==> flow/design.v <==
`timescale 1ns / 1ps
module sorting_system(
    input wire clk,              
    input wire rst_n,            
    input wire btn_manual_1,     
    input wire btn_manual_2,     
    input wire sensor_out,
    output wire s0, s1,
    output wire s2, s3,
    output wire led_r, led_g, led_b,
    input wire ir_sensor,        
    output wire servo_pwm_1,     
    output wire servo_pwm_2,     
    output wire led_ir_status    
);
    wire [1:0] detected_color;  
    tcs3200_core_v3 #(
        .SAMPLE_TIME(2500)
    ) color_sensor_inst (
        .clk(clk), .rst_n(rst_n),
        .sensor_out(sensor_out),
        .s0(s0), .s1(s1), .s2(s2), .s3(s3),
        .color_id(detected_color),
        .led_r(led_r), .led_g(led_g), .led_b(led_b)
    );
    reg ir_s1, ir_s2;
    wire ir_edge;
    always @(posedge clk) begin
        if (rst_n) begin
            ir_s1 <= 1'b1;
            ir_s2 <= 1'b1;
        end else begin
            ir_s1 <= ir_sensor;
            ir_s2 <= ir_s1;
        end
    end
    assign ir_edge = (ir_s2 == 1'b1 && ir_s1 == 1'b0);
    assign led_ir_status = ~ir_s2;  
    reg trig_1, trig_2;
    always @(posedge clk) begin
        if (rst_n) begin
            trig_1 <= 0;
            trig_2 <= 0;
        end else begin
            trig_1 <= 0;
            trig_2 <= 0;
            if (ir_edge) begin
                if (detected_color == 2'd1) trig_1 <= 1;
                else if (detected_color == 2'd2) trig_2 <= 1;
            end
        end
    end
    servo_core #(
        .START_DELAY(26250),
        .HOLD_TIME(30000)
    ) servo_1_inst (
        .clk(clk), .rst_n(rst_n),
        .activate(trig_1 | btn_manual_1),
        .pwm_out(servo_pwm_1)
    );
    servo_core #(
        .START_DELAY(50000),
        .HOLD_TIME(30000)
    ) servo_2_inst (
        .clk(clk), .rst_n(rst_n),
        .activate(trig_2 | btn_manual_2),
        .pwm_out(servo_pwm_2)
    );
endmodule
module tcs3200_core_v3(
    input clk, rst_n, sensor_out,
    output wire s0, s1,
    output reg s2, s3,
    output reg [1:0] color_id,
    output reg led_r, led_g, led_b
);
    assign s0 = 1; assign s1 = 1;  
    parameter SAMPLE_TIME = 12500000;  
    localparam RED=0, BLUE=1, GREEN=2;
    reg [1:0] state;
    reg [31:0] timer, counter;
    reg [31:0] r_val, g_val, b_val;
    reg s_in_d, s_in_d2;
    wire s_edge = s_in_d & ~s_in_d2;
    always @(posedge clk) begin
        if (rst_n) begin s_in_d <= 1'b0; s_in_d2 <= 1'b0; end
        else begin s_in_d <= sensor_out; s_in_d2 <= s_in_d; end
    end
    always @(posedge clk) begin
        if (rst_n) begin
            state <= RED; timer <= 0; counter <= 0; s2 <= 0; s3 <= 0;
            r_val <= 0; g_val <= 0; b_val <= 0;
            color_id <= 0; led_r<=0; led_g<=0; led_b<=0;
        end else begin
            if (timer < SAMPLE_TIME) begin
                timer <= timer + 1;
                if (s_edge) counter <= counter + 1;
            end else begin
                timer <= 0; counter <= 0;
                case(state)
                    RED: begin r_val <= counter; state <= BLUE; s2<=0; s3<=1; end
                    BLUE: begin b_val <= counter; state <= GREEN; s2<=1; s3<=1; end
                    GREEN: begin
                        g_val <= counter; state <= RED; s2<=0; s3<=0;
                        if ((r_val + g_val + b_val) > 1000) begin
                            if(r_val > g_val && r_val > b_val) begin
                                color_id <= 1; led_r<=1; led_g<=0; led_b<=0;
                            end else if(g_val > r_val && g_val > b_val) begin
                                color_id <= 2; led_r<=0; led_g<=1; led_b<=0;
                            end else if(b_val > r_val && b_val > g_val) begin
                                color_id <= 3; led_r<=0; led_g<=0; led_b<=1;
                            end
                        end else begin
                             led_r<=0; led_g<=0; led_b<=0;
                        end
                    end
                    default: begin state <= RED; s2<=0; s3<=0; end
                endcase
            end
        end
    end
endmodule
module servo_core #(
    parameter START_DELAY = 0,       
    parameter HOLD_TIME = 125000000  
)(
    input clk, rst_n, activate,
    output reg pwm_out
);
    parameter PWM_TOP = 2500;        
    parameter MIN_PULSE = 62;        
    parameter TARGET_PULSE = 146;    
    parameter STEP = 1;              
    reg [31:0] cnt;
    reg [31:0] duty;
    localparam IDLE=0, WAIT_DELAY=1, MOVE=2, HOLD=3, RETURN=4;
    reg [2:0] state;
    reg [31:0] general_timer;  
    always @(posedge clk) begin
        if (rst_n) begin
            state <= IDLE; duty <= MIN_PULSE; general_timer <= 0;
            cnt <= 0; pwm_out <= 0;
        end else begin
            if (cnt < PWM_TOP) cnt <= cnt + 1; else cnt <= 0;
            pwm_out <= (cnt < duty) ? 1 : 0;
            case(state)
                IDLE: begin
                    duty <= MIN_PULSE;
                    general_timer <= 0;
                    if (activate) begin
                        if (START_DELAY > 0) state <= WAIT_DELAY;
                        else state <= MOVE;
                    end
                end
                WAIT_DELAY: begin
                    if (general_timer < START_DELAY) begin
                        general_timer <= general_timer + 1;
                    end else begin
                        general_timer <= 0;
                        state <= MOVE;
                    end
                end
                MOVE: begin
                    if (duty < TARGET_PULSE) duty <= duty + STEP;
                    else begin
                        duty <= TARGET_PULSE;
                        general_timer <= 0;
                        state <= HOLD;
                    end
                end
                HOLD: begin
                    if (general_timer < HOLD_TIME) general_timer <= general_timer + 1;
                    else state <= RETURN;
                end
                RETURN: begin
                    if (duty > MIN_PULSE) duty <= duty - STEP;
                    else state <= IDLE;
                end
                default: state <= IDLE;
            endcase
        end
    end
endmodule
==> flow/run.sh <==
#!/bin/bash
# the make line also repeats each setting of config.mk as NAME=value (left out here)
make -C /OpenROAD-flow-scripts/flow DESIGN_CONFIG=/design/flow/config.mk WORK_HOME=/design/flow/orfs CLKGATE_MAP_FILE= finish
==> flow/config.mk <==
export PLATFORM = sky130hd
export DESIGN_NAME = sorting_system
export DESIGN_NICKNAME = sorting_system
export VERILOG_FILES = /design/flow/design.v
export SDC_FILE = /design/flow/constraint.sdc
export NUM_CORES = 4
export LEC_CHECK = 0
export CAP_MARGIN = 25
export CELL_PAD_IN_SITES_DETAIL_PLACEMENT = 1
export CELL_PAD_IN_SITES_GLOBAL_PLACEMENT = 1
export CORE_ASPECT_RATIO = 0.97
export CORE_MARGIN = 4
export CORE_UTILIZATION = 57
export GPL_ROUTABILITY_DRIVEN = 0
export MAX_ROUTING_LAYER = met4
export PLACE_DENSITY = 0.81
export SETUP_SLACK_MARGIN = 0.52
export SLEW_MARGIN = 10
export TNS_END_PERCENT = 75
==> flow/constraint.sdc <==
create_clock -name core_clock -period 4.81 [get_ports {clk}]
set_input_delay 0.9620 -clock core_clock [delete_from_list [all_inputs] [get_ports {clk}]]
set_output_delay 0.9620 -clock core_clock [all_outputs]
set_load 0.01 [all_outputs]
==> impl_metrics.env, run 1 <==
# yosys + openroad results
export IMPL_ys_top_cells_by_area="dfxtp_1 (36%), ha_1 (12%), a21oi_1 (6.0%), nand2_1 (5.7%), nor2_1 (4.6%)"
export IMPL_grt_pass1_vias=20503
export IMPL_avgRoutedWirePerCell_um=20.3
export IMPL_yosysChipArea_um2=21300
export IMPL_io_pins=16
export IMPL_cts_root_buf="clkbuf_16"
export IMPL_timing_rr_start="color_sensor_inst.g_val[1]"
export IMPL_vias_per_cell=6.18
export IMPL_pwr_share_seq_pct=47.2
export IMPL_edf_count=0
export IMPL_cp_num_buf_inv=0
export IMPL_drt_total_wl_um=63900
export IMPL_drt_pass1_iter_count=5
export IMPL_grt_max_degree=60
export IMPL_power_density_nw_per_um2=290
export IMPL_final_max_slew_viol_count=0
export IMPL_ys_ff=380
export IMPL_hp_class="reg -> reg"
export IMPL_skew_ns=0.0152
export IMPL_rsz0062_at_grt="true"
export IMPL_cp_startpoint="color_sensor_inst.g_val[1]"
export IMPL_ff_type="dfxtp_1"
export IMPL_path_clk_slew_ns=0.06
export IMPL_r2r_slack_ns=0.54
export IMPL_path_depth=13
export IMPL_maxCapViolCount=0
export IMPL_peakVddDrop_v=0.000257
export IMPL_antenna_found_initial=0
export IMPL_fillers=4433
export IMPL_slew_headroom_pct=29.1
export IMPL_reg2regPathDepth=13
export IMPL_dp_hpwl_um=43500
export IMPL_setup_viol=0
export IMPL_placedCellCount=3064
export IMPL_run_status="complete, no violations"
export IMPL_crit_required_ns=5.24
export IMPL_critical_path_max_stage_delay_ns=0.59
export IMPL_max_freq_mhz=234
export IMPL_vias=19415
export IMPL_finalClockPeriodUsage_pct=88.8
export IMPL_most_common_cell="dfxtp_1"
export IMPL_power_frac_comb_pct=3.4
export IMPL_min_from="ir_s1"
export IMPL_layout_nets=2855
export IMPL_power_leader="clock"
export IMPL_startpoint_type="register"
export IMPL_antennaDiodeCount=0
export IMPL_compound_area_share_pct=18.2
export IMPL_die_y_um=198
export IMPL_clock_sinks=380
export IMPL_portBuffers=13
export IMPL_cts_tree="yes"
export IMPL_ys_cells=2595
export IMPL_p_sw_mw=1.54
export IMPL_tightest_slew_ns=1.06
export IMPL_top_area_cell="dfxtp_1"
export IMPL_worstPathMaxFanout=6
export IMPL_synth_cells=2595
export IMPL_pg_comb_mw=0.228
export IMPL_p_int_mw=5.27
export IMPL_ys_sh_adder_pct=14.7
export IMPL_critPathArrivalTime_ns=4.70
export IMPL_insertion_delay_ns=0.58
export IMPL_critPathKind="reg -> reg"
export IMPL_grt_ovfl_total=0
export IMPL_area_delta_synth_final_pct=10.3
export IMPL_xor_share_pct=3.91
export IMPL_core_um2=36800
export IMPL_min_period_ns=4.27
export IMPL_ctsHtreeMaxLevel=2
export IMPL_die_w_um=204
export IMPL_setup_tns_ns=0
export IMPL_rr_endpoint="color_sensor_inst.led_g"
export IMPL_postSynthSeqShare_pct=35.8
export IMPL_avgSynthCellArea_um2=8.20
export IMPL_pg_seq_mw=3.21
export IMPL_grt_usage_pct=32.0
export IMPL_power_frac_clock_pct=49.4
export IMPL_ys_warn_count=4
export IMPL_async_flop_share_pct=0
export IMPL_min_to="ir_s2"
export IMPL_ctsHoldBuffers=0
export IMPL_synth_top_area_share_pct=35.8
export IMPL_crit_chain="fa_1 -> ha_2 -> fa_2 -> a21o_1 -> a221o_2 -> a21oi_4 -> mux2_4 -> a311oi_2 -> nand4_1 -> or4_4 -> or4_4 -> or3b_1 -> o211ai_1"
export IMPL_crit_end="color_sensor_inst.led_g"
export IMPL_cts_buffer_depth=3
export IMPL_holdPathStages=2
export IMPL_route_detailed_drc=0
export IMPL_ys_top_logic_family="simple AND/OR/NAND/NOR gates"
export IMPL_cpMostUsedCell="or4_4"
export IMPL_powerClk_mw=3.36
export IMPL_cp_end_kind="register"
export IMPL_common_cells="dfxtp_1 (380), nand2_1 (322), nor2_1 (261), a21oi_1 (257), ha_1 (199)"
export IMPL_synth_cell_area_um2=21300
export IMPL_synthSimpleGateAreaFrac_pct=21.7
export IMPL_row_count=69
export IMPL_power_leakage_nw=9.14
export IMPL_path_delay_family="simple AND/OR/NAND/NOR gates"
export IMPL_drtAntennaViolNets=0
export IMPL_yosysUniqueCellTypes=86
export IMPL_crit_slowest_cell="or4_4"
export IMPL_p_sw_share_pct=22.6
export IMPL_finalNonFillerCells=3144
export IMPL_numCtsBuffers=42
export IMPL_ys_sh_mux_pct=0.453
export IMPL_warning_count=33
export IMPL_die_area_um2=40500
export IMPL_fp_util_pct=57.8
export IMPL_finalHoldViolCount=0
export IMPL_drt_iter0_drc=1268
export IMPL_grt_pass1_wl_um=104000
## stage by stage
step / power, mW / worst slack (ns) / util [%] / hold WS [ns] / area, um2
CTS: 6.85 / 0.482 / 63.6 / 0.448 / 23400
detailed placement: 3.50 / 0.324 / 59.6 / 0.437 / 21900
global placement: 3.49 / 0.431 / 59.6 / 0.414 / 21900
floorplan: 3.42 / 0.707 / - / 0.403 / 21500
finish: 6.80 / 0.538 / 63.8 / 0.446 / 23500
global route: 7.02 / 0.425 / 63.8 / 0.470 / 23500
## area by class of cell
class	instances	area, um2	area share [%]
clock buffers	56	1190	5.09
clock inverters	17	231	0.987
inverters	167	627	2.67
multi-input cells	1994	12900	54.9
flip-flops and latches	380	7610	32.4
well taps	497	622	2.65
repair buffers	33	302	1.29
## timing repair
item,in CTS,in global routing
hold endpoints to repair,0,0
endpoints found under the setup margin,5,5
setup buffers,4,2
pin swaps,8,5
resized,7,8
## per-layer routing
layer | vias up | GRT usage, % | wire, um
li1 | 9142 | - | -
met1 | 9691 | 39.9 | 28000
met2 | 459 | 54.1 | 31600
met3 | 123 | 3.96 | 2610
met4 | 0 | 10.7 | 1720
met5 | - | - | 0
==> run 2, diff against run 1 <==
Settings changed: ABC_AREA from default to 1, CAP_MARGIN 25 to 20, CELL_PAD_IN_SITES_DETAIL_PLACEMENT 1 to default, CELL_PAD_IN_SITES_GLOBAL_PLACEMENT 1 to 0, CORE_MARGIN 4 to 2, CORE_UTILIZATION 57 to 72, CTS_CLUSTER_DIAMETER from default to 103, MAX_ROUTING_LAYER met4 to met5, PLACE_DENSITY 0.81 to default, SETUP_SLACK_MARGIN 0.52 to default, SLEW_MARGIN 10 to 20.
Clock period 4.81 ns to 2.59 ns, I/O delays scaled along.
==> run 2 against run 1 <==
  * The layout now fails its checks (setup timing)
  * Non-clock buffer count rose by 171
  * Via count rose by 14%
  * Setup slack got worse by 1.2 ns
  * Global-route usage rose by 5.0 points
  * Clock power rose by 88%
  * Clock-buffer cell count fell by 9
  * Worst hold slack got worse by 0.13 ns
  * Critical path depth rose by 6
  * Sequential power rose by about 90%
  * Critical path type unchanged
  * Largest cell class unchanged
==> impl_metrics.env, run 2 <==
# yosys + openroad results
export IMPL_peakVddDrop_v=0.000673
export IMPL_final_max_slew_viol_count=0
export IMPL_finalHoldViolCount=0
export IMPL_warning_count=34
export IMPL_setup_ws_ns=-0.616
export IMPL_hp_class="in -> reg"
export IMPL_run_status="complete, but fails checks"
export IMPL_r2r_slack_ns=-0.62
export IMPL_yosysChipArea_um2=21900
export IMPL_crit_required_ns=3.01
export IMPL_ys_sh_mux_pct=0
export IMPL_skew_ns=0.0250
export IMPL_path_depth=19
export IMPL_max_freq_mhz=312
export IMPL_cp_end_kind="register"
export IMPL_timing_rr_start="color_sensor_inst.b_val[11]"
export IMPL_p_sw_mw=3.65
export IMPL_crit_slowest_cell="fa_1"
export IMPL_clock_sinks=380
export IMPL_route_detailed_drc=0
export IMPL_synthSimpleGateAreaFrac_pct=24.5
export IMPL_power_density_nw_per_um2=548
export IMPL_power_frac_clock_pct=44.5
export IMPL_finalNonFillerCells=3668
export IMPL_ys_top_logic_family="simple AND/OR/NAND/NOR gates"
export IMPL_grt_pass1_vias=21672
export IMPL_path_clk_slew_ns=0.06
export IMPL_drtAntennaViolNets=0
export IMPL_setup_viol=5
export IMPL_die_w_um=181
export IMPL_dp_hpwl_um=41900
export IMPL_cp_num_buf_inv=3
export IMPL_fin_util_pct=86.9
export IMPL_power_leader="clock"
export IMPL_reg2regPathDepth=19
export IMPL_cts_buffer_depth=3
export IMPL_critical_path_max_stage_delay_ns=0.56
export IMPL_crit_end="color_sensor_inst.led_b"
export IMPL_avgRoutedWirePerCell_um=16.8
export IMPL_portBuffers=13
export IMPL_cp_startpoint="color_sensor_inst.b_val[11]"
export IMPL_pg_seq_mw=6.10
export IMPL_synth_cells=3021
export IMPL_powerClk_mw=6.31
export IMPL_vias=22096
export IMPL_cts_root_buf="clkbuf_16"
export IMPL_ys_sh_adder_pct=14.3
export IMPL_power_leakage_nw=11.5
export IMPL_common_cells="nand2_1 (570), inv_1 (427), dfxtp_1 (380), a21oi_1 (328), nor2_1 (286)"
export IMPL_placedCellCount=3586
export IMPL_ctsHtreeMaxLevel=2
export IMPL_rr_endpoint="color_sensor_inst.led_b"
export IMPL_grt_max_degree=66
export IMPL_ys_top_cells_by_area="dfxtp_1 (35%), ha_1 (11%), nand2_1 (9.8%), a21oi_1 (7.5%), inv_1 (7.3%)"
export IMPL_fp_util_pct=73.6
export IMPL_min_to="servo_1_inst.duty[25]"
export IMPL_row_count=62
export IMPL_holdPathStages=2
export IMPL_drt_pass1_iter_count=6
export IMPL_xor_share_pct=1.28
export IMPL_edf_count=0
export IMPL_area_delta_synth_final_pct=18.2
export IMPL_ys_ff=380
export IMPL_min_period_ns=3.21
export IMPL_die_y_um=176
export IMPL_ys_cells=3021
export IMPL_antennaDiodeCount=0
export IMPL_finalClockPeriodUsage_pct=124
export IMPL_top_area_cell="dfxtp_1"
export IMPL_drt_total_wl_um=61500
export IMPL_grt_usage_pct=36.9
export IMPL_pwr_share_seq_pct=43.1
export IMPL_numCtsBuffers=40
export IMPL_pg_comb_mw=1.75
export IMPL_critPathArrivalTime_ns=3.62
export IMPL_antenna_found_initial=0
export IMPL_most_common_cell="nand2_1"
export IMPL_ys_warn_count=4
export IMPL_power_frac_comb_pct=12.4
export IMPL_core_um2=29700
export IMPL_p_int_mw=10.5
export IMPL_fillers=1697
export IMPL_setup_tns_ns=-2.94
export IMPL_drt_iter0_drc=1927
export IMPL_die_area_um2=31800
export IMPL_maxCapViolCount=0
export IMPL_compound_area_share_pct=16.0
export IMPL_p_sw_share_pct=25.8
export IMPL_vias_per_cell=6.02
export IMPL_path_delay_family="simple AND/OR/NAND/NOR gates"
export IMPL_startpoint_type="register"
export IMPL_crit_chain="fa_1 -> ha_4 -> nand2_1 -> inv_1 -> nand2_1 -> nor3_4 -> nand2_4 -> nand2_4 -> buf_6 -> nand3_2 -> nand2_1 -> nor2_1 -> nor2_1 -> nand3_1 -> nor2_1 -> nand2_2 -> buf_6 -> nand4_1 -> a21oi_2"
export IMPL_min_from="rst_n"
export IMPL_failed_checks="setup timing"
export IMPL_io_pins=16
export IMPL_grt_pass1_wl_um=98700
export IMPL_synth_cell_area_um2=21900
export IMPL_ff_type="dfxtp_1"
export IMPL_tightest_slew_ns=0.704
export IMPL_async_flop_share_pct=0
export IMPL_cts_tree="yes"
export IMPL_rsz0062_at_grt="true"
export IMPL_worstPathMaxFanout=4
export IMPL_critPathKind="reg -> reg"
export IMPL_grt_ovfl_total=0
export IMPL_insertion_delay_ns=0.56
export IMPL_slew_headroom_pct=53.0
export IMPL_layout_nets=3489
export IMPL_yosysUniqueCellTypes=61
export IMPL_avgSynthCellArea_um2=7.23
export IMPL_synth_top_area_share_pct=34.8
export IMPL_postSynthSeqShare_pct=34.8
## run 2: cell type report
class                           instances  area, um2  area share (%)
Multi-Input combinational cell       2183      13000            50.2
Sequential cell                       380       7610            29.5
Inverter                              443       1660            6.44
Timing Repair Buffer                  204       1650            6.40
Clock buffer                           47       1080            4.17
Tap cell                              384        480            1.86
Clock inverter                         27        384            1.49
## run 2: timing repair
action | 4_1_cts | 5_1_grt
setup buffers | 4 | 4
pin swaps | 25 | 24
setup endpoints to repair | 5 | 62
gates resized | 34 | 66
hold buffers | 0 | 0
## run 2: metal layers
metal	GRT usage [%]	part of all wire, %	vias to the layer above	wire length (um)
li1	-	-	10471	-
met1	43.0	39	10226	23700
met2	67.2	50	1142	30500
met3	4.33	7.1	257	4380
met4	18.3	4.6	0	2830
met5	0	0	-	0
## run 2: metrics by stage
stage	total power, mW	cell area [um2]	hold WS [ns]	worst slack, ns
2_1_floorplan	7.16	22100	0.400	-0.189
3_3_place_gp	7.72	23900	0.421	-0.425
3_5_place_dp	7.78	23900	0.425	-0.513
4_1_cts	14.0	25500	0.288	-0.444
5_1_grt	14.6	25800	0.305	-0.748
6_report	14.2	25800	0.313	-0.616
==> run 3, diff against run 2 <==
Settings changed: ABC_AREA 1 to default, CELL_PAD_IN_SITES_GLOBAL_PLACEMENT 0 to default, CORE_ASPECT_RATIO 0.97 to default, CORE_UTILIZATION 72 to 40, CTS_CLUSTER_DIAMETER 103 to default, GPL_ROUTABILITY_DRIVEN 0 to default, MAX_ROUTING_LAYER met5 to default, SETUP_SLACK_MARGIN from default to 1.19, TNS_END_PERCENT 75 to default.
Clock period 2.59 ns to 4.43 ns, I/O delays scaled along.
==> run 3 against run 2 <==
  * The run now finishes clean
  * Global-route usage is 19 points lower
  * Synthesized cell count is 14% lower
  * Setup slack better by 0.86 ns
  * Area after synthesis is 2.7% lower
  * Clock skew is 0.00088 ns lower
  * Non-clock buffer count is 162 lower
  * Clock-buffer cell count is 10 higher
  * Largest cell class unchanged
==> impl_metrics.env, run 3 <==
# yosys + openroad results
export IMPL_ys_ff=380
export IMPL_synth_cell_area_um2=21300
export IMPL_crit_chain="fa_1 -> ha_2 -> fa_2 -> a21o_1 -> a221o_2 -> buf_4 -> a221oi_4 -> a21o_2 -> nor2_1 -> or4_1 -> or4_4 -> or3b_1 -> o211ai_1"
export IMPL_power_frac_comb_pct=3.2
export IMPL_route_detailed_drc=0
export IMPL_ys_warn_count=4
export IMPL_critPathArrivalTime_ns=4.62
export IMPL_synth_top_area_share_pct=35.8
export IMPL_io_pins=16
export IMPL_rr_endpoint="color_sensor_inst.led_g"
export IMPL_postSynthSeqShare_pct=35.8
export IMPL_yosysUniqueCellTypes=86
export IMPL_avgSynthCellArea_um2=8.20
export IMPL_portBuffers=13
export IMPL_grt_ovfl_total=0
export IMPL_vias=18295
export IMPL_timing_rr_start="color_sensor_inst.b_val[1]"
export IMPL_reg2regPathDepth=13
export IMPL_final_max_slew_viol_count=0
export IMPL_ctsHtreeMaxLevel=2
export IMPL_grt_max_degree=91
export IMPL_ff_type="dfxtp_1"
export IMPL_pg_seq_mw=3.49
export IMPL_common_cells="dfxtp_1 (380), nand2_1 (322), nor2_1 (261), a21oi_1 (257), ha_1 (199)"
export IMPL_run_status="complete, no violations"
export IMPL_maxCapViolCount=0
export IMPL_core_um2=52600
export IMPL_startpoint_type="register"
export IMPL_ys_top_cells_by_area="dfxtp_1 (36%), ha_1 (12%), a21oi_1 (6.0%), nand2_1 (5.7%), nor2_1 (4.6%)"
export IMPL_ys_sh_adder_pct=14.7
export IMPL_min_to="ir_s2"
export IMPL_slew_headroom_pct=25.7
export IMPL_antenna_found_initial=0
export IMPL_die_y_um=235
export IMPL_holdWs_ns=0.443
export IMPL_min_from="ir_s1"
export IMPL_path_depth=13
export IMPL_finalHoldViolCount=0
export IMPL_fin_area_um2=23900
export IMPL_avgRoutedWirePerCell_um=15.6
export IMPL_numCtsBuffers=42
export IMPL_grt_pass1_wl_um=85700
export IMPL_die_area_um2=55000
export IMPL_dp_hpwl_um=37500
export IMPL_drtAntennaViolNets=0
export IMPL_power_leader="clock"
export IMPL_cp_num_buf_inv=1
export IMPL_holdPathStages=2
export IMPL_pg_comb_mw=0.238
export IMPL_drt_pass1_iter_count=5
export IMPL_warning_count=32
export IMPL_rsz0062_at_grt="true"
export IMPL_hp_class="reg -> reg"
export IMPL_drt_iter0_drc=1320
export IMPL_power_frac_clock_pct=49.7
export IMPL_setup_viol=0
export IMPL_crit_slowest_cell="or4_4"
export IMPL_path_clk_slew_ns=0.06
export IMPL_min_period_ns=4.19
export IMPL_xor_share_pct=3.91
export IMPL_powerClk_mw=3.69
export IMPL_grt_pass1_vias=17340
export IMPL_worstPathMaxFanout=6
export IMPL_setup_tns_ns=0
export IMPL_fp_util_pct=40.5
export IMPL_cts_tree="yes"
export IMPL_power_density_nw_per_um2=310
export IMPL_edf_count=0
export IMPL_grt_usage_pct=18.3
export IMPL_gp_congestion=0.911
export IMPL_cp_end_kind="register"
export IMPL_tightest_slew_ns=1.11
export IMPL_cts_buffer_depth=3
export IMPL_max_freq_mhz=239
export IMPL_layout_nets=2864
export IMPL_compound_area_share_pct=18.2
export IMPL_critPathKind="reg -> reg"
export IMPL_crit_end="color_sensor_inst.led_g"
export IMPL_most_common_cell="dfxtp_1"
export IMPL_die_w_um=235
export IMPL_ys_sh_mux_pct=0.453
export IMPL_critical_path_max_stage_delay_ns=0.60
export IMPL_async_flop_share_pct=0
export IMPL_synthSimpleGateAreaFrac_pct=21.7
export IMPL_yosysChipArea_um2=21300
export IMPL_dpl_cell_area_um2=22200
export IMPL_peakVddDrop_v=0.000309
export IMPL_drt_total_wl_um=52200
export IMPL_cts_root_buf="clkbuf_16"
export IMPL_crit_required_ns=4.87
export IMPL_insertion_delay_ns=0.57
export IMPL_p_sw_mw=1.66
export IMPL_synth_cells=2595
export IMPL_top_area_cell="dfxtp_1"
export IMPL_ys_top_logic_family="simple AND/OR/NAND/NOR gates"
export IMPL_ctsHoldBuffers=0
export IMPL_pwr_share_seq_pct=47.0
export IMPL_cp_startpoint="color_sensor_inst.b_val[1]"
export IMPL_p_sw_share_pct=22.4
export IMPL_vias_per_cell=5.47
export IMPL_r2r_slack_ns=0.24
export IMPL_row_count=84
export IMPL_area_delta_synth_final_pct=12.3
export IMPL_ys_cells=2595
export IMPL_clock_sinks=380
export IMPL_p_int_mw=5.76
export IMPL_fin_util_pct=45.5
export IMPL_path_delay_family="simple AND/OR/NAND/NOR gates"
export IMPL_power_leakage_nw=9.23
export IMPL_skew_ns=0.0242
export IMPL_antennaDiodeCount=0
export IMPL_finalClockPeriodUsage_pct=94.5
-- run 3: what timing repair did --
action / 4_1_cts / 5_1_grt
setup endpoints to repair: 16 / 53
pin swaps: 9 / 6
gates resized: 12 / 17
buffers inserted: 5 / 9
-- run 3: metal layers --
metal / global-route usage, % / vias to the layer above / share of wire [%] / wire [um]
met5: 0 / - / 0 / 0
met4: 6.00 / 0 / 2.5 / 1290
met3: 2.81 / 80 / 4.8 / 2490
met2: 30.2 / 409 / 46 / 23900
met1: 24.6 / 8620 / 47 / 24500
li1: - / 9186 / - / -
-- run 3: final cells by class --
type                            count  area, um2
Clock buffer                       57       1220
Clock inverter                     18        240
Fill cell                        5110      28700
Inverter                          167        627
Multi-Input combinational cell   1994      13000
Sequential cell                   380       7620
Tap cell                          688        861
Timing Repair Buffer               42        374
-- run 3: metrics by stage --
| stage | total power, mW | worst slack (ns) | cells |
|---|---|---|---|
| global placement | 3.79 | 0.158 | 3257 |
| detailed placement | 3.80 | 0.0964 | 3257 |
| floorplan | 3.72 | 0.438 | 2655 |
| finish | 7.41 | 0.244 | 3346 |
| CTS | 7.51 | 0.238 | 3337 |
| global route | 7.67 | 0.147 | 3346 |
==> run 4, diff against run 3 <==
Settings changed: ABC_AREA from default to 1, CELL_PAD_IN_SITES_GLOBAL_PLACEMENT from default to 0, CORE_ASPECT_RATIO from default to 0.97, CORE_UTILIZATION 40 to 72, CTS_CLUSTER_DIAMETER from default to 345, MAX_ROUTING_LAYER from default to met5, SETUP_SLACK_MARGIN 1.19 to -0.22, TNS_END_PERCENT from default to 75.
Clock period 4.43 ns to 2.51 ns, I/O delays scaled along.
==> run 4 against run 3 <==
  * The layout now fails its checks (setup timing)
  * First-iteration DRC count up 53%
  * Critical endpoint is now color_sensor_inst.led_r
  * Clock skew down 0.0018 ns
  * Synthesized cell count up 16%
  * Final cell count up 10%
  * Largest cell class unchanged
  * Non-clock buffer count up 179
  * Wire length up 18%
  * Power up 96%
  * Die area down 42%
  * Largest power group unchanged
==> impl_metrics.env, run 4 <==
# yosys + openroad results
export IMPL_ys_top_logic_family="simple AND/OR/NAND/NOR gates"
export IMPL_synth_top_area_share_pct=34.8
export IMPL_numCtsBuffers=39
export IMPL_yosysChipArea_um2=21900
export IMPL_failed_checks="setup timing"
export IMPL_path_depth=18
export IMPL_ys_cells=3021
export IMPL_path_clk_slew_ns=0.06
export IMPL_async_flop_share_pct=0
export IMPL_cts_buffer_depth=3
export IMPL_vias=21855
export IMPL_avgRoutedWirePerCell_um=16.7
export IMPL_fin_util_pct=87.0
export IMPL_peakVddDrop_v=0.000784
export IMPL_ff_type="dfxtp_1"
export IMPL_cp_end_kind="register"
export IMPL_ys_top_cells_by_area="dfxtp_1 (35%), ha_1 (11%), nand2_1 (9.8%), a21oi_1 (7.5%), inv_1 (7.3%)"
export IMPL_synth_cells=3021
export IMPL_p_int_mw=10.8
export IMPL_postSynthSeqShare_pct=34.8
export IMPL_slew_headroom_pct=50.4
export IMPL_xor_share_pct=1.28
export IMPL_critPathKind="reg -> reg"
export IMPL_power_frac_comb_pct=12.6
export IMPL_critical_path_max_stage_delay_ns=0.47
export IMPL_pg_seq_mw=6.29
export IMPL_common_cells="nand2_1 (570), inv_1 (427), dfxtp_1 (380), a21oi_1 (328), nor2_1 (286)"
export IMPL_yosysUniqueCellTypes=61
export IMPL_compound_area_share_pct=16.0
export IMPL_critPathArrivalTime_ns=3.50
export IMPL_rsz0062_at_grt="true"
export IMPL_min_from="rst_n"
export IMPL_rr_endpoint="color_sensor_inst.led_r"
export IMPL_cp_startpoint="color_sensor_inst.r_val[1]"
export IMPL_placedCellCount=3606
export IMPL_row_count=62
export IMPL_crit_end="color_sensor_inst.led_r"
export IMPL_timing_rr_start="color_sensor_inst.r_val[1]"
export IMPL_power_mw=14.5
export IMPL_ys_sh_adder_pct=14.3
export IMPL_grt_ovfl_total=0
export IMPL_ctsHtreeMaxLevel=2
export IMPL_synthSimpleGateAreaFrac_pct=24.5
export IMPL_power_leakage_nw=11.4
export IMPL_p_sw_share_pct=25.6
export IMPL_power_leader="clock"
export IMPL_cts_tree="yes"
export IMPL_cts_root_buf="clkbuf_16"
export IMPL_top_area_cell="dfxtp_1"
export IMPL_die_y_um=176
export IMPL_powerClk_mw=6.41
export IMPL_drtAntennaViolNets=0
export IMPL_die_area_um2=31800
export IMPL_final_max_slew_viol_count=0
export IMPL_die_w_um=181
export IMPL_grt_pass1_vias=21576
export IMPL_path_delay_family="simple AND/OR/NAND/NOR gates"
export IMPL_hp_class="in -> reg"
export IMPL_ys_sh_mux_pct=0
export IMPL_portBuffers=13
export IMPL_min_period_ns=3.09
export IMPL_drt_pass1_iter_count=6
export IMPL_warning_count=35
export IMPL_run_status="complete, but fails checks"
export IMPL_skew_ns=0.0224
export IMPL_ys_warn_count=4
export IMPL_maxCapViolCount=0
export IMPL_p_sw_mw=3.72
export IMPL_max_freq_mhz=323
export IMPL_power_frac_clock_pct=44.1
export IMPL_crit_chain="fa_1 -> ha_2 -> fa_2 -> buf_4 -> xnor2_1 -> nand3_1 -> nand2_1 -> nor2_1 -> nand3_1 -> nand2_1 -> nor2_2 -> nand3_2 -> nor2_2 -> nand2_2 -> nand2_2 -> nand2_2 -> nand2_2 -> a21oi_2"
export IMPL_tightest_slew_ns=0.743
export IMPL_grt_max_degree=40
export IMPL_edf_count=0
export IMPL_setup_viol=41
export IMPL_reg2regPathDepth=18
export IMPL_dp_hpwl_um=42400
export IMPL_io_pins=16
export IMPL_startpoint_type="register"
export IMPL_power_density_nw_per_um2=562
export IMPL_finalClockPeriodUsage_pct=123
export IMPL_drt_total_wl_um=61500
export IMPL_antenna_found_initial=1
export IMPL_grt_pass1_wl_um=99900
export IMPL_avgSynthCellArea_um2=7.23
export IMPL_setup_ws_ns=-0.582
export IMPL_fp_util_pct=73.6
export IMPL_cpMostUsedCell="nand2_2"
export IMPL_r2r_slack_ns=-0.58
export IMPL_holdPathStages=2
export IMPL_vias_per_cell=5.94
export IMPL_route_detailed_drc=0
export IMPL_layout_nets=3505
export IMPL_gp_congestion=0.956
export IMPL_drt_iter0_drc=2014
export IMPL_clock_sinks=380
export IMPL_finalHoldViolCount=0
export IMPL_insertion_delay_ns=0.55
export IMPL_cp_num_buf_inv=1
export IMPL_area_delta_synth_final_pct=18.2
export IMPL_worstPathMaxFanout=3
export IMPL_pwr_share_seq_pct=43.3
export IMPL_min_to="color_sensor_inst.s3"
export IMPL_ys_ff=380
export IMPL_synth_cell_area_um2=21900
export IMPL_core_um2=29700
export IMPL_most_common_cell="nand2_1"
export IMPL_finalNonFillerCells=3682
export IMPL_crit_required_ns=2.92
export IMPL_pg_comb_mw=1.83
export IMPL_grt_usage_pct=37.4
export IMPL_ctsHoldBuffers=0
export IMPL_crit_slowest_cell="fa_1"
==> run 4: final cells by class <==
| cell class | count | area (um2) |
|---|---|---|
| multi-input cells | 2183 | 12900 |
| flip-flops and latches | 380 | 7610 |
| fillers | 1674 | 3870 |
| repair buffers | 221 | 1750 |
| inverters | 443 | 1660 |
| clock buffers | 46 | 1070 |
| well taps | 384 | 480 |
| clock inverters | 24 | 339 |
| diodes | 1 | 2.50 |
==> run 4: routing by layer <==
metal | vias up | global-route usage [%] | wire length [um]
li1 | 10478 | - | -
met1 | 10155 | 44.4 | 24400
met2 | 983 | 66.9 | 30100
met3 | 239 | 5.37 | 4250
met4 | 0 | 17.3 | 2680
met5 | - | 0 | 0
==> run 4: what timing repair did <==
action,4_1_cts,5_1_grt
setup endpoints to repair,5,8
setup buffers,4,1
resized,43,43
pin swaps,19,20
==> run 4: per-stage QoR <==
| step | setup TNS (ns) | instance area [um2] | setup slack [ns] | hold WS (ns) |
|---|---|---|---|---|
| after floorplan | -1.14 | 22100 | -0.269 | 0.400 |
| after global placement | -2.68 | 24000 | -0.577 | 0.413 |
| after detailed placement | -2.96 | 24000 | -0.672 | 0.427 |
| after CTS | -2.43 | 25600 | -0.499 | 0.344 |
| after global routing | -17.58 | 25800 | -0.779 | 0.360 |
| final | -5.51 | 25800 | -0.582 | 0.363 |
==> run 5, diff against run 4 <==
Settings changed: CAP_MARGIN 20 to 0, CELL_PAD_IN_SITES_GLOBAL_PLACEMENT 0 to default, CORE_ASPECT_RATIO 0.97 to default, CTS_CLUSTER_DIAMETER 345 to 394, GPL_ROUTABILITY_DRIVEN from default to 0, MAX_ROUTING_LAYER met5 to default, PLACE_DENSITY_LB_ADDON from default to 0.02, SETUP_SLACK_MARGIN -0.22 to 0.81, TNS_END_PERCENT 75 to default.
Clock period 2.51 ns to 2.81 ns, I/O delays scaled along.
==> run 5 against run 4 <==
  * The run now fails in global routing (5_1_grt)
  * Synthesized cell count stayed put
  * Die area hardly changed
  * Area after synthesis stayed put
==> impl_metrics.env, run 5 <==
# source this file to load flow results
export IMPL_ys_top_logic_family="simple AND/OR/NAND/NOR gates"
export IMPL_ff_type="dfxtp_1"
export IMPL_yosysUniqueCellTypes=61
export IMPL_ctsHoldBuffers=0
export IMPL_synth_top_area_share_pct=34.8
export IMPL_row_count=63
export IMPL_clock_sinks=380
export IMPL_avgSynthCellArea_um2=7.23
export IMPL_dpl_cell_area_um2=23500
export IMPL_most_common_cell="nand2_1"
export IMPL_core_um2=29800
export IMPL_toolErrorMsg="[ERROR GRT-0116] Global routing finished with congestion. Check the congestion regions in the DRC Viewer."
export IMPL_ys_ff=380
export IMPL_common_cells="nand2_1 (570), inv_1 (427), dfxtp_1 (380), a21oi_1 (328), nor2_1 (286)"
export IMPL_die_area_um2=31800
export IMPL_synth_cells=3021
export IMPL_stop_stage="global routing (5_1_grt)"
export IMPL_synthSimpleGateAreaFrac_pct=24.5
export IMPL_grt_usage_pct=72.4
export IMPL_portBuffers=13
export IMPL_die_y_um=178
export IMPL_xor_share_pct=1.28
export IMPL_ys_sh_mux_pct=0
export IMPL_ys_cells=3021
export IMPL_dp_hpwl_um=40900
export IMPL_grt_ovfl_total=36
export IMPL_io_pins=16
export IMPL_numCtsBuffers=40
export IMPL_postSynthSeqShare_pct=34.8
export IMPL_fp_util_pct=73.3
export IMPL_yosysChipArea_um2=21900
export IMPL_cts_buffer_depth=3
export IMPL_cts_root_buf="clkbuf_16"
export IMPL_compound_area_share_pct=16.0
export IMPL_run_status="did not finish"
export IMPL_ys_warn_count=4
export IMPL_ctsHtreeMaxLevel=2
export IMPL_ys_sh_adder_pct=14.3
export IMPL_edf_count=0
export IMPL_ys_top_cells_by_area="dfxtp_1 (35%), ha_1 (11%), nand2_1 (9.8%), a21oi_1 (7.5%), inv_1 (7.3%)"
export IMPL_synth_cell_area_um2=21900
export IMPL_die_w_um=178
export IMPL_placedCellCount=3553
export IMPL_top_area_cell="dfxtp_1"
export IMPL_async_flop_share_pct=0
## run 5: per-stage QoR
step | setup TNS [ns] | total power, mW | hold WS, ns | worst slack (ns)
global placement | -0.915 | 7.05 | 0.423 | -0.209
CTS | -0.875 | 12.8 | 0.410 | -0.203
detailed placement | -1.31 | 7.11 | 0.426 | -0.310
floorplan | 0 | 6.60 | 0.400 | 0.0308
## run 5: per-layer routing
metal | overflow | GRT usage (%)
met4 | 21 | 70.0
met5 | 0 | 26.6
met3 | 0 | 54.8
met2 | 15 | 91.1
met1 | 0 | 72.7
## run 5: timing repair
| action | in CTS |
|---|---|
| resized | 472 |
| cloned | 17 |
| endpoints found under the hold margin | 0 |
| endpoints found under the setup margin | 266 |
| buffers inserted | 142 |
| pin swaps | 110 |
==> run 6, diff against run 5 <==
Settings changed: ABC_AREA 1 to default, CAP_MARGIN 0 to 20, CORE_UTILIZATION 72 to 63, CTS_CLUSTER_DIAMETER 394 to default, CTS_CLUSTER_SIZE from default to 97, GPL_ROUTABILITY_DRIVEN 0 to default, PLACE_DENSITY_LB_ADDON 0.02 to default, SETUP_SLACK_MARGIN 0.81 to default.
Clock period 2.81 ns to 8.81 ns, I/O delays scaled along.
==> run 6 against run 5 <==
  * Synthesized cell count is 14% lower
  * Area after synthesis fell by 2.7%
  * Now clean on timing, DRC and antenna
  * Die area up 11%
==> impl_metrics.env, run 6 <==
# yosys + openroad results
export IMPL_run_status="complete, no violations"
export IMPL_fp_util_pct=63.8
export IMPL_pg_seq_mw=1.75
export IMPL_max_freq_mhz=225
export IMPL_drt_pass1_iter_count=6
export IMPL_p_int_mw=2.72
export IMPL_vias=18383
export IMPL_cp_startpoint="color_sensor_inst.g_val[1]"
export IMPL_holdPathStages=2
export IMPL_slew_headroom_pct=31.6
export IMPL_p_sw_share_pct=22.3
export IMPL_power_mw=3.50
export IMPL_cp_end_kind="register"
export IMPL_warning_count=31
export IMPL_yosysUniqueCellTypes=86
export IMPL_cp_num_buf_inv=0
export IMPL_crit_end="color_sensor_inst.led_g"
export IMPL_tightest_slew_ns=1.02
export IMPL_io_pins=16
export IMPL_drt_iter0_drc=1411
export IMPL_path_clk_slew_ns=0.06
export IMPL_min_period_ns=4.44
export IMPL_min_to="ir_s2"
export IMPL_area_delta_synth_final_pct=8.52
export IMPL_common_cells="dfxtp_1 (380), nand2_1 (322), nor2_1 (261), a21oi_1 (257), ha_1 (199)"
export IMPL_rr_endpoint="color_sensor_inst.led_g"
export IMPL_cpMostUsedCell="fa_1"
export IMPL_avgSynthCellArea_um2=8.20
export IMPL_fillers=2831
export IMPL_synthSimpleGateAreaFrac_pct=21.7
export IMPL_drt_total_wl_um=49900
export IMPL_antennaDiodeCount=0
export IMPL_r2r_slack_ns=4.37
export IMPL_power_density_nw_per_um2=152
export IMPL_numCtsBuffers=41
export IMPL_ff_type="dfxtp_1"
export IMPL_dp_hpwl_um=36000
export IMPL_grt_ovfl_total=0
export IMPL_setup_tns_ns=0
export IMPL_xor_share_pct=3.91
export IMPL_grt_pass1_wl_um=84100
export IMPL_skew_ns=0.0215
export IMPL_setup_viol=0
export IMPL_postSynthSeqShare_pct=35.8
export IMPL_yosysChipArea_um2=21300
export IMPL_critPathKind="reg -> reg"
export IMPL_power_frac_clock_pct=46.6
export IMPL_post_cts_setup_buffers=0
export IMPL_worstPathMaxFanout=6
export IMPL_pg_comb_mw=0.115
export IMPL_most_common_cell="dfxtp_1"
export IMPL_path_delay_family="simple AND/OR/NAND/NOR gates"
export IMPL_power_leader="sequential cells"
export IMPL_maxCapViolCount=0
export IMPL_cts_root_buf="clkbuf_16"
export IMPL_layout_nets=2844
export IMPL_power_frac_comb_pct=3.3
export IMPL_timing_rr_start="color_sensor_inst.g_val[1]"
export IMPL_insertion_delay_ns=0.56
export IMPL_grt_usage_pct=28.3
export IMPL_portBuffers=13
export IMPL_critical_path_max_stage_delay_ns=0.59
export IMPL_grt_max_degree=75
export IMPL_route_detailed_drc=0
export IMPL_clock_sinks=380
export IMPL_die_area_um2=35300
export IMPL_gp_congestion=0.917
export IMPL_ys_cells=2595
export IMPL_synth_cell_area_um2=21300
export IMPL_die_w_um=188
export IMPL_antenna_found_initial=0
export IMPL_ys_warn_count=4
export IMPL_path_depth=13
export IMPL_grt_pass1_vias=17389
export IMPL_final_max_slew_viol_count=0
export IMPL_power_leakage_nw=9.00
export IMPL_min_from="ir_s1"
export IMPL_placedCellCount=3012
export IMPL_ys_top_cells_by_area="dfxtp_1 (36%), ha_1 (12%), a21oi_1 (6.0%), nand2_1 (5.7%), nor2_1 (4.6%)"
export IMPL_rsz0062_at_grt="false"
export IMPL_synth_top_area_share_pct=35.8
export IMPL_finalClockPeriodUsage_pct=50.4
export IMPL_avgRoutedWirePerCell_um=16.2
export IMPL_fin_util_pct=69.2
export IMPL_cts_buffer_depth=3
export IMPL_ys_ff=380
export IMPL_vias_per_cell=5.96
export IMPL_p_sw_mw=0.781
export IMPL_ys_top_logic_family="simple AND/OR/NAND/NOR gates"
export IMPL_peakVddDrop_v=0.000152
export IMPL_finalHoldViolCount=0
export IMPL_ctsHoldBuffers=0
export IMPL_top_area_cell="dfxtp_1"
export IMPL_async_flop_share_pct=0
export IMPL_crit_chain="fa_1 -> ha_1 -> fa_1 -> a21o_1 -> a221o_2 -> a21oi_2 -> mux2_1 -> a311oi_1 -> nand4_1 -> or4_1 -> or4_4 -> or3b_1 -> o211ai_1"
export IMPL_ys_sh_mux_pct=0.453
export IMPL_row_count=67
export IMPL_crit_required_ns=9.23
export IMPL_reg2regPathDepth=13
export IMPL_powerClk_mw=1.63
export IMPL_compound_area_share_pct=18.2
export IMPL_holdWs_ns=0.438
export IMPL_core_um2=33400
export IMPL_ys_sh_adder_pct=14.7
export IMPL_ctsHtreeMaxLevel=2
export IMPL_die_y_um=188
export IMPL_critPathArrivalTime_ns=4.85
export IMPL_ctsResizeCount=0
export IMPL_finalNonFillerCells=3084
export IMPL_hp_class="reg -> reg"
export IMPL_cts_tree="yes"
export IMPL_crit_slowest_cell="or4_4"
export IMPL_synth_cells=2595
export IMPL_pwr_share_seq_pct=50.1
export IMPL_drtAntennaViolNets=0
export IMPL_startpoint_type="register"
export IMPL_edf_count=0
## run 6: area by class of cell
cell class	instances	area, um2	area share [%]
timing repair buffer	23	206	0.894
clock buffer	56	1110	4.82
multi-input combinational	1994	12800	55.6
clock inverter	16	148	0.639
tap	448	561	2.43
inverter	167	627	2.72
sequential	380	7610	33.0
## run 6: stage by stage
stage	area, um2	setup WS, ns
2_1_floorplan	21500	4.71
3_3_place_gp	21800	4.48
3_5_place_dp	21800	4.39
4_1_cts	23100	4.38
5_1_grt	23100	4.18
6_report	23100	4.37
## run 6: routing by layer
metal / part of all wire [%] / routed length [um] / vias up / GRT usage [%]
li1: - / - / 9140 / -
met1: 46 / 22900 / 8666 / 38.4
met2: 46 / 23100 / 491 / 46.9
met3: 5.0 / 2480 / 86 / 3.41
met4: 2.8 / 1380 / 0 / 9.66
met5: 0 / 0 / - / 0
==> run 7, diff against run 6 <==
Settings changed: ABC_AREA from default to 1, CORE_ASPECT_RATIO from default to 0.92, CORE_UTILIZATION 63 to 72, CTS_CLUSTER_SIZE 97 to default, HOLD_SLACK_MARGIN from default to 0.27.
Clock period 8.81 ns to 2.59 ns, I/O delays scaled along.
==> run 7 against run 6 <==
  * The layout now fails its checks (setup timing)
  * First-iteration DRC count rose by 70%
  * Combinational power increased to 15 times the previous value
  * Critical path type unchanged
  * Wire length up 20%
  * Fmax increased by 42%
  * Core utilization up 16 points
  * Non-clock buffer count increased by 174
  * Sequential power increased to 3.5 times the previous value
  * Area after synthesis up 2.7%
  * Register-to-register slack worse by 4.9 ns
  * Final cell count increased by 19%
  * Highest routed layer unchanged
  * Power grew to 3.9 times the previous value
  * Flip-flop count unchanged
==> impl_metrics.env, run 7 <==
# yosys + openroad results
export IMPL_drtAntennaViolNets=0
export IMPL_numCtsBuffers=39
export IMPL_path_clk_slew_ns=0.06
export IMPL_compound_area_share_pct=16.0
export IMPL_path_delay_family="simple AND/OR/NAND/NOR gates"
export IMPL_power_density_nw_per_um2=535
export IMPL_r2r_slack_ns=-0.54
export IMPL_most_common_cell="nand2_1"
export IMPL_grt_pass1_vias=20436
export IMPL_cp_end_kind="register"
export IMPL_p_sw_mw=3.52
export IMPL_max_freq_mhz=320
export IMPL_crit_end="color_sensor_inst.color_id[1]"
export IMPL_edf_count=0
export IMPL_setup_ws_ns=-0.538
export IMPL_async_flop_share_pct=0
export IMPL_warning_count=34
export IMPL_ctsHtreeMaxLevel=2
export IMPL_place_ws_ns=-0.567
export IMPL_pwr_share_seq_pct=44.4
export IMPL_ff_type="dfxtp_1"
export IMPL_ys_top_logic_family="simple AND/OR/NAND/NOR gates"
export IMPL_failed_checks="setup timing"
export IMPL_tightest_slew_ns=0.644
export IMPL_worstPathMaxFanout=5
export IMPL_fp_util_pct=72.7
export IMPL_cp_num_buf_inv=2
export IMPL_portBuffers=13
export IMPL_finalHoldViolCount=0
export IMPL_grt_ovfl_total=0
export IMPL_xor_share_pct=1.28
export IMPL_drt_iter0_drc=2392
export IMPL_io_pins=16
export IMPL_synth_cells=3021
export IMPL_vias=21624
export IMPL_grt_max_degree=66
export IMPL_ys_warn_count=4
export IMPL_maxCapViolCount=0
export IMPL_reg2regPathDepth=22
export IMPL_peakVddDrop_v=0.000889
export IMPL_vias_per_cell=5.87
export IMPL_ys_cells=3021
export IMPL_run_status="complete, but fails checks"
export IMPL_rr_endpoint="color_sensor_inst.color_id[1]"
export IMPL_startpoint_type="register"
export IMPL_core_um2=30100
export IMPL_crit_chain="fa_1 -> ha_2 -> fa_2 -> nand2_2 -> nand3_4 -> nand3_4 -> nand2_2 -> nand2_2 -> nand2_2 -> buf_6 -> nand2_2 -> nand2_1 -> nand2_1 -> nand3_1 -> nor2_1 -> nand2_1 -> nor2_2 -> nand2_2 -> buf_6 -> nand3_4 -> nand3_2 -> nand2_2"
export IMPL_layout_nets=3481
export IMPL_powerClk_mw=5.93
export IMPL_hp_class="reg -> reg"
export IMPL_skew_ns=0.0170
export IMPL_grt_pass1_wl_um=95900
export IMPL_p_int_mw=10.2
export IMPL_synth_cell_area_um2=21900
export IMPL_critical_path_max_stage_delay_ns=0.49
export IMPL_crit_slowest_cell="fa_1"
export IMPL_grt_usage_pct=36.9
export IMPL_critPathArrivalTime_ns=3.61
export IMPL_pg_comb_mw=1.69
export IMPL_dp_hpwl_um=41800
export IMPL_common_cells="nand2_1 (570), inv_1 (427), dfxtp_1 (380), a21oi_1 (328), nor2_1 (286)"
export IMPL_cts_root_buf="clkbuf_16"
export IMPL_ys_sh_mux_pct=0
export IMPL_ys_ff=380
export IMPL_fillers=1820
export IMPL_postSynthSeqShare_pct=34.8
export IMPL_power_frac_comb_pct=12.3
export IMPL_avgRoutedWirePerCell_um=16.3
export IMPL_drt_total_wl_um=60000
export IMPL_setup_tns_ns=-2.62
export IMPL_pg_seq_mw=6.10
export IMPL_power_leakage_nw=11.3
export IMPL_yosysChipArea_um2=21900
export IMPL_cp_startpoint="color_sensor_inst.b_val[1]"
export IMPL_power_leader="sequential cells"
export IMPL_avgSynthCellArea_um2=7.23
export IMPL_synth_top_area_share_pct=34.8
export IMPL_timing_rr_start="color_sensor_inst.b_val[1]"
export IMPL_min_period_ns=3.13
export IMPL_synthSimpleGateAreaFrac_pct=24.5
export IMPL_die_y_um=171
export IMPL_setup_viol=5
export IMPL_top_area_cell="dfxtp_1"
export IMPL_drt_pass1_iter_count=6
export IMPL_power_frac_clock_pct=43.2
export IMPL_ys_sh_adder_pct=14.3
export IMPL_holdWs_ns=0.428
export IMPL_slew_headroom_pct=56.7
export IMPL_cpMostUsedCell="nand2_2"
export IMPL_final_max_slew_viol_count=0
export IMPL_cts_tree="yes"
export IMPL_rsz0062_at_grt="true"
export IMPL_gp_congestion=0.973
export IMPL_die_w_um=186
export IMPL_clock_sinks=380
export IMPL_min_from="ir_s1"
export IMPL_finalClockPeriodUsage_pct=121
export IMPL_critPathKind="reg -> reg"
export IMPL_antenna_found_initial=1
export IMPL_area_delta_synth_final_pct=17.4
export IMPL_route_detailed_drc=0
export IMPL_ctsHoldBuffers=0
export IMPL_p_sw_share_pct=25.7
export IMPL_path_depth=22
export IMPL_die_area_um2=31800
export IMPL_holdPathStages=2
export IMPL_crit_required_ns=3.07
export IMPL_ys_top_cells_by_area="dfxtp_1 (35%), ha_1 (11%), nand2_1 (9.8%), a21oi_1 (7.5%), inv_1 (7.3%)"
export IMPL_cts_buffer_depth=3
export IMPL_min_to="ir_s2"
export IMPL_insertion_delay_ns=0.55
export IMPL_row_count=61
export IMPL_yosysUniqueCellTypes=61
-- run 7: layout make-up --
type / instances / area (um2) / area share (%)
multi-input cells: 2183 / 12900 / 50.3
flip-flops and latches: 380 / 7610 / 29.7
inverters: 443 / 1660 / 6.48
repair buffers: 197 / 1590 / 6.21
clock buffers: 56 / 1160 / 4.53
well taps: 409 / 512 / 1.99
clock inverters: 13 / 190 / 0.741
diodes: 1 / 2.50 / 0.00976
-- run 7: metal layers --
metal,wire length [um],GRT usage [%],up-vias
li1,-,-,10444
met2,28000,61.6,1026
met4,1660,11.7,0
met5,0,0,-
met3,5490,7.32,148
met1,24900,48.1,10006
-- run 7: repair_timing --
| item | 4_1_cts | 5_1_grt |
|---|---|---|
| pin swaps | 22 | 26 |
| setup buffers | 2 | 4 |
| gates resized | 27 | 68 |
| setup endpoints to repair | 5 | 54 |
-- run 7: per-stage QoR --
stage | utilization (%) | instance area (um2) | power (mW) | instances
finish | 85.3 | 25700 | 13.7 | 3682
CTS | 84.3 | 25300 | 13.6 | 3677
global route | 85.3 | 25700 | 14.2 | 3682
global placement | 79.3 | 23900 | 7.70 | 3606
floorplan | - | 22100 | 7.16 | 3081
detailed placement | 79.3 | 23900 | 7.75 | 3606
==> run 8, diff against run 7 <==
Settings changed: ABC_AREA 1 to default, CAP_MARGIN 20 to 5, CELL_PAD_IN_SITES_GLOBAL_PLACEMENT from default to 0, CORE_ASPECT_RATIO 0.92 to 0.5, CORE_UTILIZATION 72 to 70, HOLD_SLACK_MARGIN 0.27 to default, MAX_ROUTING_LAYER from default to met5, PLACE_DENSITY from default to 0.81, SETUP_SLACK_MARGIN from default to -0.18, TNS_END_PERCENT from default to 5.
Clock period 2.59 ns to 2.47 ns, I/O delays scaled along.
==> run 8 against run 7 <==
  * The layout still fails its checks (setup timing)
  * Fmax down 26%
  * Flip-flop count unchanged
  * Clock power grew 4.9%
  * Setup slack got worse by 1.2 ns
  * Area after synthesis decreased by 2.7%
  * Wire length grew 3.3%
  * Critical path depth decreased by 9
  * Worst hold slack got worse by 0.13 ns
  * Power decreased by 5.4%
  * Register-to-register slack got worse by 1.2 ns
  * Core utilization is 3.0 points higher
  * Via count shrank 0.72%
  * Highest routed layer unchanged
==> impl_metrics.env, run 8 <==
# yosys + openroad results
export IMPL_ctsHtreeMaxLevel=2
export IMPL_grt_pass1_vias=21205
export IMPL_fp_util_pct=70.6
export IMPL_antenna_found_initial=0
export IMPL_power_frac_comb_pct=3.9
export IMPL_maxCapViolCount=0
export IMPL_min_period_ns=4.21
export IMPL_die_area_um2=31900
export IMPL_setup_viol=73
export IMPL_p_sw_share_pct=22.0
export IMPL_cts_buffer_depth=3
export IMPL_place_ws_ns=-1.81
export IMPL_min_to="servo_2_inst.duty[10]"
export IMPL_dp_hpwl_um=42200
export IMPL_drt_iter0_drc=2275
export IMPL_yosysChipArea_um2=21300
export IMPL_slew_headroom_pct=51.1
export IMPL_yosysUniqueCellTypes=86
export IMPL_compound_area_share_pct=18.2
export IMPL_cts_root_buf="clkbuf_16"
export IMPL_ys_warn_count=4
export IMPL_portBuffers=13
export IMPL_row_count=45
export IMPL_synthSimpleGateAreaFrac_pct=21.7
export IMPL_synth_top_area_share_pct=35.8
export IMPL_clock_sinks=380
export IMPL_ys_sh_mux_pct=0.453
export IMPL_failed_checks="setup timing"
export IMPL_cp_startpoint="color_sensor_inst.r_val[1]"
export IMPL_tightest_slew_ns=0.730
export IMPL_avgSynthCellArea_um2=8.20
export IMPL_drt_total_wl_um=62000
export IMPL_die_w_um=251
export IMPL_synth_cells=2595
export IMPL_power_leakage_nw=11.3
export IMPL_critical_path_max_stage_delay_ns=0.61
export IMPL_ctsHoldBuffers=0
export IMPL_grt_max_degree=52
export IMPL_grt_usage_pct=38.0
export IMPL_crit_slowest_cell="or4_4"
export IMPL_p_int_mw=10.1
export IMPL_postSynthSeqShare_pct=35.8
export IMPL_ff_type="dfxtp_1"
export IMPL_pg_seq_mw=6.25
export IMPL_worstPathMaxFanout=6
export IMPL_final_max_slew_viol_count=0
export IMPL_critPathArrivalTime_ns=4.61
export IMPL_common_cells="dfxtp_1 (380), nand2_1 (322), nor2_1 (261), a21oi_1 (257), ha_1 (199)"
export IMPL_peakVddDrop_v=0.000660
export IMPL_vias=21468
export IMPL_ys_ff=380
export IMPL_crit_required_ns=2.87
export IMPL_ys_cells=2595
export IMPL_critPathKind="reg -> reg"
export IMPL_cts_tree="yes"
export IMPL_top_area_cell="dfxtp_1"
export IMPL_power_leader="sequential cells"
export IMPL_run_status="complete, but fails checks"
export IMPL_drt_pass1_iter_count=12
export IMPL_setup_ws_ns=-1.74
export IMPL_path_clk_slew_ns=0.07
export IMPL_power_density_nw_per_um2=488
export IMPL_synth_cell_area_um2=21300
export IMPL_startpoint_type="register"
export IMPL_path_depth=13
export IMPL_antennaDiodeCount=0
export IMPL_avgRoutedWirePerCell_um=18.0
export IMPL_pg_comb_mw=0.502
export IMPL_area_delta_synth_final_pct=25.0
export IMPL_max_freq_mhz=237
export IMPL_hp_class="in -> reg"
export IMPL_path_delay_family="simple AND/OR/NAND/NOR gates"
export IMPL_ys_top_logic_family="simple AND/OR/NAND/NOR gates"
export IMPL_numCtsBuffers=35
export IMPL_insertion_delay_ns=0.55
export IMPL_drtAntennaViolNets=0
export IMPL_pwr_share_seq_pct=48.2
export IMPL_io_pins=16
export IMPL_setup_tns_ns=-12.27
export IMPL_rsz0062_at_grt="true"
export IMPL_reg2regPathDepth=13
export IMPL_power_frac_clock_pct=48.0
export IMPL_gp_congestion=0.941
export IMPL_fillers=1547
export IMPL_rr_endpoint="color_sensor_inst.led_r"
export IMPL_most_common_cell="dfxtp_1"
export IMPL_xor_share_pct=3.91
export IMPL_powerClk_mw=6.22
export IMPL_min_from="rst_n"
export IMPL_cpMostUsedCell="or4_4"
export IMPL_crit_end="color_sensor_inst.led_r"
export IMPL_edf_count=0
export IMPL_skew_ns=0.0272
export IMPL_async_flop_share_pct=0
export IMPL_cp_end_kind="register"
export IMPL_finalClockPeriodUsage_pct=170
export IMPL_die_y_um=127
export IMPL_power_mw=13.0
export IMPL_finalHoldViolCount=0
export IMPL_holdPathStages=2
export IMPL_r2r_slack_ns=-1.74
export IMPL_grt_ovfl_total=0
export IMPL_ys_sh_adder_pct=14.7
export IMPL_route_detailed_drc=0
export IMPL_cp_num_buf_inv=0
export IMPL_layout_nets=3264
export IMPL_timing_rr_start="color_sensor_inst.r_val[1]"
export IMPL_p_sw_mw=2.85
export IMPL_core_um2=30100
export IMPL_vias_per_cell=6.22
export IMPL_warning_count=32
export IMPL_grt_pass1_wl_um=100000
export IMPL_holdWs_ns=0.298
export IMPL_ys_top_cells_by_area="dfxtp_1 (36%), ha_1 (12%), a21oi_1 (6.0%), nand2_1 (5.7%), nor2_1 (4.6%)"
export IMPL_crit_chain="fa_1 -> ha_2 -> fa_2 -> a21o_1 -> a221o_2 -> a21oi_4 -> mux2_4 -> a311oi_2 -> nand4_1 -> or4_4 -> or4_4 -> or3b_1 -> o211ai_1"
==> run 8: stage by stage <==
step           area [um2]  instances  utilization (%)
2_1_floorplan       21500       2655                -
3_3_place_gp        25000       3385             83.0
3_5_place_dp        25000       3385             83.0
4_1_cts             26400       3450             87.7
5_1_grt             26600       3452             88.3
6_report            26600       3452             88.3
==> run 8: cell type report <==
type / instances / area (um2) / share of cell area, %
clock buffer: 45 / 975 / 3.66
clock inverter: 18 / 330 / 1.24
inverter: 167 / 627 / 2.36
multi-input combinational: 1994 / 13100 / 49.1
sequential: 380 / 7610 / 28.6
tap: 399 / 499 / 1.88
timing repair buffer: 449 / 3500 / 13.2
==> run 8: per-layer routing <==
metal,global-route usage (%),vias to the layer above,share of wire [%]
li1,-,10005,-
met1,46.9,10127,40
met2,66.8,1114,47
met3,6.32,222,8.8
met4,15.2,0,3.5
met5,0,-,0
==> run 8: timing repair <==
item,4_1_cts,5_1_grt
pin swaps,7,7
endpoints found under the setup margin,73,85
resized,17,40
buffers inserted,2,2
==> run 9, diff against run 8 <==
Settings changed: CAP_MARGIN 5 to 20, CELL_PAD_IN_SITES_GLOBAL_PLACEMENT 0 to default, CORE_ASPECT_RATIO 0.5 to default, CORE_UTILIZATION 70 to 72, MAX_ROUTING_LAYER met5 to default, PLACE_DENSITY 0.81 to default, SETUP_SLACK_MARGIN -0.18 to default, TNS_END_PERCENT 5 to default.
Clock period 2.47 ns to 4.02 ns, I/O delays scaled along.
==> run 9 against run 8 <==
  * Still fails the layout checks on setup timing
  * Synthesized cell count unchanged
  * Worst hold slack improved by 0.15 ns
  * Core utilization fell by 6.5 points
  * Via count down 8.9%
  * Combinational power shrank 48%
  * Power fell by 41%
  * Clock power fell by 42%
  * Fmax grew 0.40%
  * Setup slack better by 1.6 ns
  * Global-route usage down 2.4 points
  * Clock skew decreased by 0.010 ns
  * Sequential power is 38% lower
  * Critical path type unchanged
==> impl_metrics.env, run 9 <==
# yosys + openroad results
export IMPL_met3WireLength_um=3760
export IMPL_drtAntennaViolNets=0
export IMPL_holdPathStages=2
export IMPL_ys_sh_adder_pct=14.7
export IMPL_avgRoutedWirePerCell_um=17.8
export IMPL_postSynthSeqShare_pct=35.8
export IMPL_min_to="servo_1_inst.general_timer[24]"
export IMPL_critPathArrivalTime_ns=4.59
export IMPL_peakVddDrop_v=0.000411
export IMPL_synth_top_area_share_pct=35.8
export IMPL_timing_rr_start="color_sensor_inst.b_val[1]"
export IMPL_power_frac_clock_pct=46.6
export IMPL_compound_area_share_pct=18.2
export IMPL_die_w_um=176
export IMPL_gp_congestion=0.949
export IMPL_path_delay_family="simple AND/OR/NAND/NOR gates"
export IMPL_synth_cells=2595
export IMPL_p_int_mw=5.97
export IMPL_avgSynthCellArea_um2=8.20
export IMPL_power_frac_comb_pct=3.4
export IMPL_powerClk_mw=3.59
export IMPL_async_flop_share_pct=0
export IMPL_placedCellCount=3031
export IMPL_wl_met1_um=22100
export IMPL_warning_count=33
export IMPL_insertion_delay_ns=0.55
export IMPL_antenna_found_initial=1
export IMPL_core_um2=28900
export IMPL_most_common_cell="dfxtp_1"
export IMPL_drt_pass1_iter_count=6
export IMPL_ys_cells=2595
export IMPL_fp_util_pct=73.5
export IMPL_ys_warn_count=4
export IMPL_finalNonFillerCells=3102
export IMPL_fillers=1931
export IMPL_synthSimpleGateAreaFrac_pct=21.7
export IMPL_failed_checks="setup timing"
export IMPL_critical_path_max_stage_delay_ns=0.58
export IMPL_numCtsBuffers=39
export IMPL_antennaDiodeCount=0
export IMPL_vias=19567
export IMPL_setup_ws_ns=-0.174
export IMPL_edf_count=0
export IMPL_cts_buffer_depth=3
export IMPL_ys_ff=380
export IMPL_grt_ovfl_total=0
export IMPL_grt_max_degree=74
export IMPL_cp_startpoint="color_sensor_inst.b_val[1]"
export IMPL_ys_top_logic_family="simple AND/OR/NAND/NOR gates"
export IMPL_cts_root_buf="clkbuf_16"
export IMPL_power_density_nw_per_um2=325
export IMPL_dr_wl_met2_um=27000
export IMPL_common_cells="dfxtp_1 (380), nand2_1 (322), nor2_1 (261), a21oi_1 (257), ha_1 (199)"
export IMPL_reg2regPathDepth=13
export IMPL_startpoint_type="register"
export IMPL_crit_end="color_sensor_inst.led_b"
export IMPL_yosysUniqueCellTypes=86
export IMPL_ff_type="dfxtp_1"
export IMPL_row_count=62
export IMPL_die_area_um2=30900
export IMPL_cp_num_buf_inv=0
export IMPL_dp_hpwl_um=38500
export IMPL_finalClockPeriodUsage_pct=104
export IMPL_min_from="servo_1_inst.general_timer[24]"
export IMPL_portBuffers=13
export IMPL_r2r_slack_ns=-0.17
export IMPL_maxCapViolCount=0
export IMPL_path_clk_slew_ns=0.06
export IMPL_highest_layer="met4"
export IMPL_pwr_share_seq_pct=49.9
export IMPL_route_detailed_drc=0
export IMPL_setup_viol=5
export IMPL_run_status="complete, but fails checks"
export IMPL_place_ws_ns=-0.284
export IMPL_holdWs_ns=0.450
export IMPL_clock_sinks=380
export IMPL_pg_seq_mw=3.85
export IMPL_drt_iter0_drc=1919
export IMPL_synth_cell_area_um2=21300
export IMPL_path_depth=13
export IMPL_pg_comb_mw=0.263
export IMPL_setup_tns_ns=-0.814
export IMPL_tightest_slew_ns=1.08
export IMPL_crit_chain="fa_1 -> ha_2 -> fa_2 -> a21o_1 -> a221o_2 -> a21oi_4 -> mux2_4 -> a311oi_2 -> nand4_1 -> or4_1 -> or4_4 -> a21oi_1 -> nor3_1"
export IMPL_critPathKind="reg -> reg"
export IMPL_ys_top_cells_by_area="dfxtp_1 (36%), ha_1 (12%), a21oi_1 (6.0%), nand2_1 (5.7%), nor2_1 (4.6%)"
export IMPL_yosysChipArea_um2=21300
export IMPL_cp_end_kind="register"
export IMPL_ys_sh_mux_pct=0.453
export IMPL_grt_pass1_vias=19156
export IMPL_rr_endpoint="color_sensor_inst.led_b"
export IMPL_xor_share_pct=3.91
export IMPL_slew_headroom_pct=28.0
export IMPL_power_mw=7.70
export IMPL_power_leader="sequential cells"
export IMPL_skew_ns=0.0170
export IMPL_top_area_cell="dfxtp_1"
export IMPL_layout_nets=2927
export IMPL_max_freq_mhz=238
export IMPL_drt_total_wl_um=55100
export IMPL_area_delta_synth_final_pct=11.3
run 9: area by class of cell:
| class | count | area [um2] | share of cell area [%] |
|---|---|---|---|
| inverter | 167 | 627 | 2.65 |
| clock buffer | 56 | 1160 | 4.90 |
| tap | 384 | 480 | 2.03 |
| multi-input combinational | 1994 | 12800 | 54.3 |
| sequential | 380 | 7610 | 32.1 |
| timing repair buffer | 108 | 845 | 3.57 |
| clock inverter | 13 | 111 | 0.470 |
run 9: layer usage:
metal | global-route usage (%) | up-vias
met5 | 0 | -
met4 | 15.3 | 0
met3 | 5.28 | 189
met2 | 62.6 | 829
met1 | 43.3 | 9237
li1 | - | 9312
run 9: timing repair:
| item | in CTS | in global routing |
|---|---|---|
| setup endpoints to repair | 5 | 5 |
| gates resized | 4 | 1 |
| cloned | 0 | 0 |
| hold buffers | 0 | 0 |
| buffers inserted | 1 | 1 |
| pin swaps | 5 | 0 |
run 9: through the flow:
step / util (%) / area [um2]
2_1_floorplan: - / 21500
3_3_place_gp: 77.3 / 22400
3_5_place_dp: 77.3 / 22400
4_1_cts: 81.8 / 23700
5_1_grt: 81.8 / 23700
6_report: 81.8 / 23700
Power and IR drop assume default switching activity.
